## DiscriminantCalculator
module DiscriminantCalculator(
    input signed [31:0] SphereX,
    input signed [31:0] SphereY,
    input signed [31:0] SphereZ,
    input [31:0] SphereRadius,
    input signed [31:0] RayStartX,
    input signed [31:0] RayStartY,
    input signed [31:0] RayStartZ,
    input signed [31:0] RayDirX,
    input signed [31:0] RayDirY,
    input signed [31:0] RayDirZ,
    output signed [31:0] Discriminant,
    output signed [31:0] B_out,
    output QuickIntersects,
    input CLK,
    input aresetn,
    input InputValid,
    output InputReady,
    output OutputReady
    );
    parameter waiting = 2'b00;
    parameter reading = 2'b01;
    parameter process = 2'b10;
    parameter process2 = 2'b11;
    logic [1:0] nextState;
    logic [1:0] state;
    logic signed [31:0] dx;
    logic signed [31:0] dy;
    logic signed [31:0] dz;
    logic signed [31:0] discriminant;
    logic signed [31:0] A;
    logic signed [31:0] B;
    logic signed [31:0] C;
    logic signed [31:0] distX;
    logic signed [31:0] distY;
    logic signed [31:0] distZ;
    logic [31:0] sphereRadiusSquared;
    assign InputReady = (state == waiting);
    assign OutputReady = (state == process2);
    assign Discriminant = discriminant;
    assign B_out = B;
    assign QuickIntersects = (discriminant > 0);
    always_ff@(posedge CLK) begin
        if (aresetn == 1'b0) begin
            state <= waiting;
        end else begin
            state <= nextState;
        end
        if (nextState == reading) begin
            dx <= RayDirX;
            dy <= RayDirY;
            dz <= RayDirZ;
            distX <= RayStartX - SphereX;
            distY <= RayStartY - SphereY;
            distZ <= RayStartZ - SphereZ;
            sphereRadiusSquared <= SphereRadius * SphereRadius;
            A <= RayDirX * RayDirX + RayDirY * RayDirY + RayDirZ * RayDirZ;
        end else if (nextState == process) begin
            B <= (dx * distX + dy * distY + dz * distZ) << 1;
  ...
Settings: LEC_CHECK=0, CAP_MARGIN=20, CORE_MARGIN=2, CORE_UTILIZATION=72, HOLD_SLACK_MARGIN=-0.07, PLACE_DENSITY=0.67, SETUP_SLACK_MARGIN=-0.52, SLEW_MARGIN=20; clock period 7.31 ns.
run.sh (not shown) runs the stock make flow with config.mk's settings and CLKGATE_MAP_FILE=.
The first run produced a layout that fails on setup timing.
Rerun with:
Settings changed: CORE_UTILIZATION 72 to 65, HOLD_SLACK_MARGIN -0.07 to default, PLACE_DENSITY 0.67 to default, SETUP_SLACK_MARGIN -0.52 to default.
Clock period 7.31 ns to 10.5 ns, I/O delays scaled along.
Effect: With this change the flow passed the timing, design-rule and antenna checks. Wire length went down by 15%. Count of clock-buffer cells in the layout is higher by 7. Via count drops by 11%.
Rerun with:
Settings changed: ABC_AREA from default to 1, CORE_ASPECT_RATIO from default to 0.5, CORE_UTILIZATION 65 to 72, CTS_CLUSTER_DIAMETER from default to 376, CTS_CLUSTER_SIZE from default to 98, PLACE_DENSITY from default to 0.42, TNS_END_PERCENT from default to 5.
Clock period 10.5 ns to 6.61 ns, I/O delays scaled along.
Result: With this change the flow ended with an error in 5_1_grt, error GRT-0232. Die area shrinks by 5.3%. Area after synthesis grows by 4.7%. Synthesized cell count grows by 19%.
Rerun with:
Settings changed: ABC_AREA 1 to default, CORE_ASPECT_RATIO 0.5 to default, CORE_UTILIZATION 72 to 56, CTS_CLUSTER_DIAMETER 376 to default, CTS_CLUSTER_SIZE 98 to default, PLACE_DENSITY 0.42 to default, TNS_END_PERCENT 5 to default.
Clock period 6.61 ns to 7.57 ns, I/O delays scaled along.
=> The changed run reached the layout checks and failed them: setup timing. Synthesized area goes down by a few percent. Die size rises by about a fifth. Synthesized cell count falls by about a fifth.

The RTL this note starts from:
==> flow/design.v <==
`timescale 1ns / 1ps
module DiscriminantCalculator(
    input signed [31:0] SphereX,
    input signed [31:0] SphereY,
    input signed [31:0] SphereZ,
    input [31:0] SphereRadius,
    input signed [31:0] RayStartX,
    input signed [31:0] RayStartY,
    input signed [31:0] RayStartZ,
    input signed [31:0] RayDirX,
    input signed [31:0] RayDirY,
    input signed [31:0] RayDirZ,
    output signed [31:0] Discriminant,
    output signed [31:0] B_out,
    output QuickIntersects,
    input CLK,
    input aresetn,
    input InputValid,
    output InputReady,
    output OutputReady
    );
    parameter waiting = 2'b00;
    parameter reading = 2'b01;
    parameter process = 2'b10;
    parameter process2 = 2'b11;
    logic [1:0] nextState;
    logic [1:0] state;
    logic signed [31:0] dx;
    logic signed [31:0] dy;
    logic signed [31:0] dz;
    logic signed [31:0] discriminant;
    logic signed [31:0] A;
    logic signed [31:0] B;
    logic signed [31:0] C;
    logic signed [31:0] distX;
    logic signed [31:0] distY;
    logic signed [31:0] distZ;
    logic [31:0] sphereRadiusSquared;
    assign InputReady = (state == waiting);
    assign OutputReady = (state == process2);
    assign Discriminant = discriminant;
    assign B_out = B;
    assign QuickIntersects = (discriminant > 0);
    always_ff@(posedge CLK) begin
        if (aresetn == 1'b0) begin
            state <= waiting;
        end else begin
            state <= nextState;
        end
        if (nextState == reading) begin
            dx <= RayDirX;
            dy <= RayDirY;
            dz <= RayDirZ;
            distX <= RayStartX - SphereX;
            distY <= RayStartY - SphereY;
            distZ <= RayStartZ - SphereZ;
            sphereRadiusSquared <= SphereRadius * SphereRadius;
            A <= RayDirX * RayDirX + RayDirY * RayDirY + RayDirZ * RayDirZ;
        end else if (nextState == process) begin
            B <= (dx * distX + dy * distY + dz * distZ) << 1;
            C <= (distX * distX + distY * distY + distZ * distZ) - sphereRadiusSquared;
        end else if (nextState == process2) begin
            discriminant <= B * B - 4 * A * C;
        end         
    end
    always_comb begin
        case (state) 
        waiting:
            if (InputValid) begin
                nextState = reading;
            end else begin
                nextState = waiting;
            end            
        reading:
            nextState = process;
        process:
            nextState = process2;
        process2:
            nextState = waiting;
        endcase
    end
endmodule
export LEC_CHECK = 0
export CAP_MARGIN = 20
export CORE_MARGIN = 2
export CORE_UTILIZATION = 72
export HOLD_SLACK_MARGIN = -0.09
export SETUP_SLACK_MARGIN = -0.48
export SLEW_MARGIN = 20
create_clock -name core_clock -period 7.44 [get_ports {CLK}]
The baseline finished with setup timing left.
==> next run, changes <==
- CORE_UTILIZATION: 72 -> 40
- HOLD_SLACK_MARGIN: -0.09 -> not set
- SETUP_SLACK_MARGIN: -0.48 -> not set
- clock period: 7.44 -> 10.5 ns (I/O delays scaled with it)
Effect: The changed run produced a clean layout. Global-route usage shrinks by 22 points. Cell area shrinks by 7.4%. Worst hold slack got worse by 0.030 ns. Wire length shrinks by 11%. Cell count grows by 3.1%. Utilization shrinks by 41 points. Clock skew shrinks by 0.025 ns.
==> next run, changes <==
- CORE_UTILIZATION: 40 -> 72
- HOLD_SLACK_MARGIN: not set -> 0.25
- SETUP_SLACK_MARGIN: not set -> -0.48
- clock period: 10.5 -> 7.01 ns (I/O delays scaled with it)
Outcome: Now the flow completed and failed the layout checks on setup timing. Count of clock-buffer cells in the layout falls by 6. Via count rose by about 15%. Cell area grows by about 8%. Hold slack hardly moves. Wire length climbs by 15%. First-iteration DRC count climbs by about 75%. Global-route usage goes up by 24 points. Synthesized area does not change. Setup slack loses 2.2 ns.
==> next run, changes <==
- ABC_AREA: not set -> 1
- CTS_CLUSTER_DIAMETER: not set -> 201
- CTS_CLUSTER_SIZE: not set -> 76
- HOLD_SLACK_MARGIN: 0.25 -> not set
- PLACE_DENSITY: not set -> 0.35
- SETUP_SLACK_MARGIN: -0.48 -> 0.75
- clock period: 7.01 -> 2.77 ns (I/O delays scaled with it)
After rerunning:
- The changed run aborted during global routing with GRT-0232
- synthesized area goes up by a few percent
- die size goes up by a few percent
- synthesized cell count climbs by about a fifth

Starts from the design.v that is shown in full above.
clock: 9.55 ns
lec_check: 0
cap_margin: 25
cell_pad_in_sites_global_placement: 1
core_aspect_ratio: 1.33
core_margin: 3
core_utilization: 68
cts_cluster_diameter: 166
cts_cluster_size: 17
gpl_routability_driven: 0
gpl_timing_driven: 1
max_routing_layer: met5
place_density_lb_addon: 0.24
setup_slack_margin: 2.46
slew_margin: 10
tns_end_percent: 30
The starting point produced a clean layout.
==> next run, changes <==
- CAP_MARGIN: 25 -> 20
- CELL_PAD_IN_SITES_GLOBAL_PLACEMENT: 1 -> default
- CORE_ASPECT_RATIO: 1.33 -> default
- CORE_MARGIN: 3 -> 2
- CORE_UTILIZATION: 68 -> 40
- CTS_CLUSTER_DIAMETER: 166 -> default
- CTS_CLUSTER_SIZE: 17 -> default
- GPL_ROUTABILITY_DRIVEN: 0 -> default
- GPL_TIMING_DRIVEN: 1 -> default
- MAX_ROUTING_LAYER: met5 -> default
- PLACE_DENSITY_LB_ADDON: 0.24 -> default
- SETUP_SLACK_MARGIN: 2.46 -> default
- SLEW_MARGIN: 10 -> 20
- TNS_END_PERCENT: 30 -> default
- clock period: 9.55 -> 11.0 ns (I/O delays scaled with it)
Outcome: The new run finished with timing, DRC and antenna clean. Cell count rises by a few percent. Area after synthesis does not change. First-iteration DRC count came out lower by a quarter to a third. Worst setup slack is better by 370 ps. Cell area came out lower by a few percent. Global-route usage is lower by 21 points. Wire length decreases by roughly a tenth. Via count falls by roughly a tenth.
==> next run, changes <==
- CAP_MARGIN: 20 -> 30
- CORE_UTILIZATION: 40 -> 72
- CTS_CLUSTER_SIZE: default -> 43
- HOLD_SLACK_MARGIN: default -> 0.25
- SETUP_SLACK_MARGIN: default -> -0.55
- clock period: 11.0 -> 7.43 ns (I/O delays scaled with it)
=> The new run completed, yet does not pass: setup timing; synthesized cell count stays the same; global-route usage rose by 24 points; core utilization goes up by 41 points; wire length is higher by 14%.

// DiscriminantCalculator: RTL as listed in full above, without the edits since
==> flow/config.mk <==
export PLATFORM = sky130hd
export DESIGN_NAME = DiscriminantCalculator
export DESIGN_NICKNAME = DiscriminantCalculator
export VERILOG_FILES = /design/flow/design.v
export SDC_FILE = /design/flow/constraint.sdc
export NUM_CORES = 4
export LEC_CHECK = 0
export CAP_MARGIN = 20
export CORE_MARGIN = 2
export CORE_UTILIZATION = 71
export CTS_CLUSTER_SIZE = 43
export HOLD_SLACK_MARGIN = 0.25
export SLEW_MARGIN = 20
==> flow/constraint.sdc <==
create_clock -name core_clock -period 7.43 [get_ports {CLK}]
set_input_delay 1.4860 -clock core_clock [delete_from_list [all_inputs] [get_ports {CLK}]]
set_output_delay 1.4860 -clock core_clock [all_outputs]
set_load 0.01 [all_outputs]
The starting point produced a layout that fails on negative setup slack.
Edit:
- ABC_AREA: default -> 0
- CORE_UTILIZATION: 71 -> 72
- CTS_CLUSTER_SIZE: 43 -> default
- HOLD_SLACK_MARGIN: 0.25 -> -0.08
- PLACE_DENSITY: default -> 0.67
- SETUP_SLACK_MARGIN: default -> 1.8
- clock period: 7.43 -> 11.0 ns (I/O delays scaled with it)
Effect: The changed run went through all stages and came out clean; core utilization came out lower by 6.5 points; non-clock buffer count falls by 1886; worst setup slack is better by 3200 ps; synthesized area stays the same; cell count drops by 8.0%; hold slack gets worse by 17 ps; routed wire length falls by 13%.

RTL: the design.v shown in full above, as it stands there.
Settings: LEC_CHECK=0, ABC_AREA=0, CAP_MARGIN=20, CORE_MARGIN=2, CORE_UTILIZATION=72, HOLD_SLACK_MARGIN=-0.08, PLACE_DENSITY=0.67, SETUP_SLACK_MARGIN=3.21, SLEW_MARGIN=20, TNS_END_PERCENT=5; clock period 11.0 ns.
The baseline finished clean.
Then changed:
--- a/flow/config.mk
+++ b/flow/config.mk
@@ -8 +7,0 @@
-export ABC_AREA = 0
@@ -11,4 +10,3 @@
-export CORE_UTILIZATION = 72
-export HOLD_SLACK_MARGIN = -0.08
-export PLACE_DENSITY = 0.67
-export SETUP_SLACK_MARGIN = 3.21
+export CORE_UTILIZATION = 40
+export CTS_CLUSTER_DIAMETER = 151
+export CTS_CLUSTER_SIZE = 16
@@ -16 +14 @@
-export TNS_END_PERCENT = 5
+export TNS_END_PERCENT = 15
What happened: The changed run completed with no timing, DRC or antenna violations. Flip-flop count does not change. Register-to-register slack degrades by 0.61 ns. Cell area fell by 0.56%. Global-route usage fell by 19 points. Worst setup slack degrades by 0.70 ns. Via count fell by 4.9%.
Then changed:
--- a/flow/config.mk
+++ b/flow/config.mk
@@ -8 +8 @@
-export CAP_MARGIN = 20
+export CAP_MARGIN = 35
@@ -10,3 +10,4 @@
-export CORE_UTILIZATION = 40
-export CTS_CLUSTER_DIAMETER = 151
-export CTS_CLUSTER_SIZE = 16
+export CORE_UTILIZATION = 72
+export HOLD_SLACK_MARGIN = 0.3
+export PLACE_DENSITY = 0.67
+export SETUP_SLACK_MARGIN = -0.52
@@ -14 +14,0 @@
-export TNS_END_PERCENT = 15
==> flow/constraint.sdc (replaced) <==
create_clock -name core_clock -period 7.31 [get_ports {CLK}]
set_input_delay 1.4620 -clock core_clock [delete_from_list [all_inputs] [get_ports {CLK}]]
set_output_delay 1.4620 -clock core_clock [all_outputs]
set_load 0.01 [all_outputs]
After rerunning: The changed run finished but failed the layout checks on setup timing. Worst setup slack is worse by 2.4 ns. Routed wire length climbs by 14%. Die area fell by 44%. Core utilization rose by 42 points. Clock skew came out higher by 0.011 ns.

Starts from the design.v that is shown in full above.
clock: 17.2 ns
lec_check: 0
cap_margin: 5
cell_pad_in_sites_detail_placement: 1
cell_pad_in_sites_global_placement: 2
core_margin: 5
core_utilization: 38
cts_cluster_size: 75
gpl_timing_driven: 1
hold_slack_margin: 0.16
max_routing_layer: met4
slew_margin: 35
Rerun with:
ABC_AREA = 1   (was unset)
CELL_PAD_IN_SITES_DETAIL_PLACEMENT = unset   (was 1)
CELL_PAD_IN_SITES_GLOBAL_PLACEMENT = unset   (was 2)
CORE_MARGIN = 2   (was 5)
CORE_UTILIZATION = 72   (was 38)
CTS_CLUSTER_DIAMETER = 201   (was unset)
CTS_CLUSTER_SIZE = 76   (was 75)
GPL_TIMING_DRIVEN = unset   (was 1)
HOLD_SLACK_MARGIN = 0.29   (was 0.16)
MAX_ROUTING_LAYER = unset   (was met4)
PLACE_DENSITY = 0.35   (was unset)
SETUP_SLACK_MARGIN = 0.75   (was unset)
SLEW_MARGIN = 20   (was 35)
clock period = 2.77 ns   (was 17.2 ns; I/O delays follow)
The new run stopped in global routing on GRT-0232.
Synthesized cell count rose by 19%.
Die size came out lower by 45%.
Synthesized area went up by 4.7%.

// DiscriminantCalculator: RTL as listed in full above, without the edits since
clock: 7.52 ns
lec_check: 0
cap_margin: 20
core_aspect_ratio: 0.68
core_margin: 2
core_utilization: 72
cts_cluster_diameter: 77
gpl_timing_driven: 1
hold_slack_margin: -0.08
max_routing_layer: met5
place_density: 0.95
setup_slack_margin: 1.05
slew_margin: 20
tns_end_percent: 80
The starting point failed in 5_1_grt with GRT-0116.
Then changed:
--- a/flow/config.mk
+++ b/flow/config.mk
@@ -14,6 +14,6 @@
 export HOLD_SLACK_MARGIN = -0.08
 export MAX_ROUTING_LAYER = met5
-export PLACE_DENSITY = 0.95
-export SETUP_SLACK_MARGIN = 1.05
+export PLACE_DENSITY = 0.35
+export SETUP_SLACK_MARGIN = 2.24
 export SLEW_MARGIN = 20
 export TNS_END_PERCENT = 80
Result: This time the run finished but failed the layout checks on setup timing. Synthesized area stays the same. Die size does not change. Synthesized cell count is unchanged.
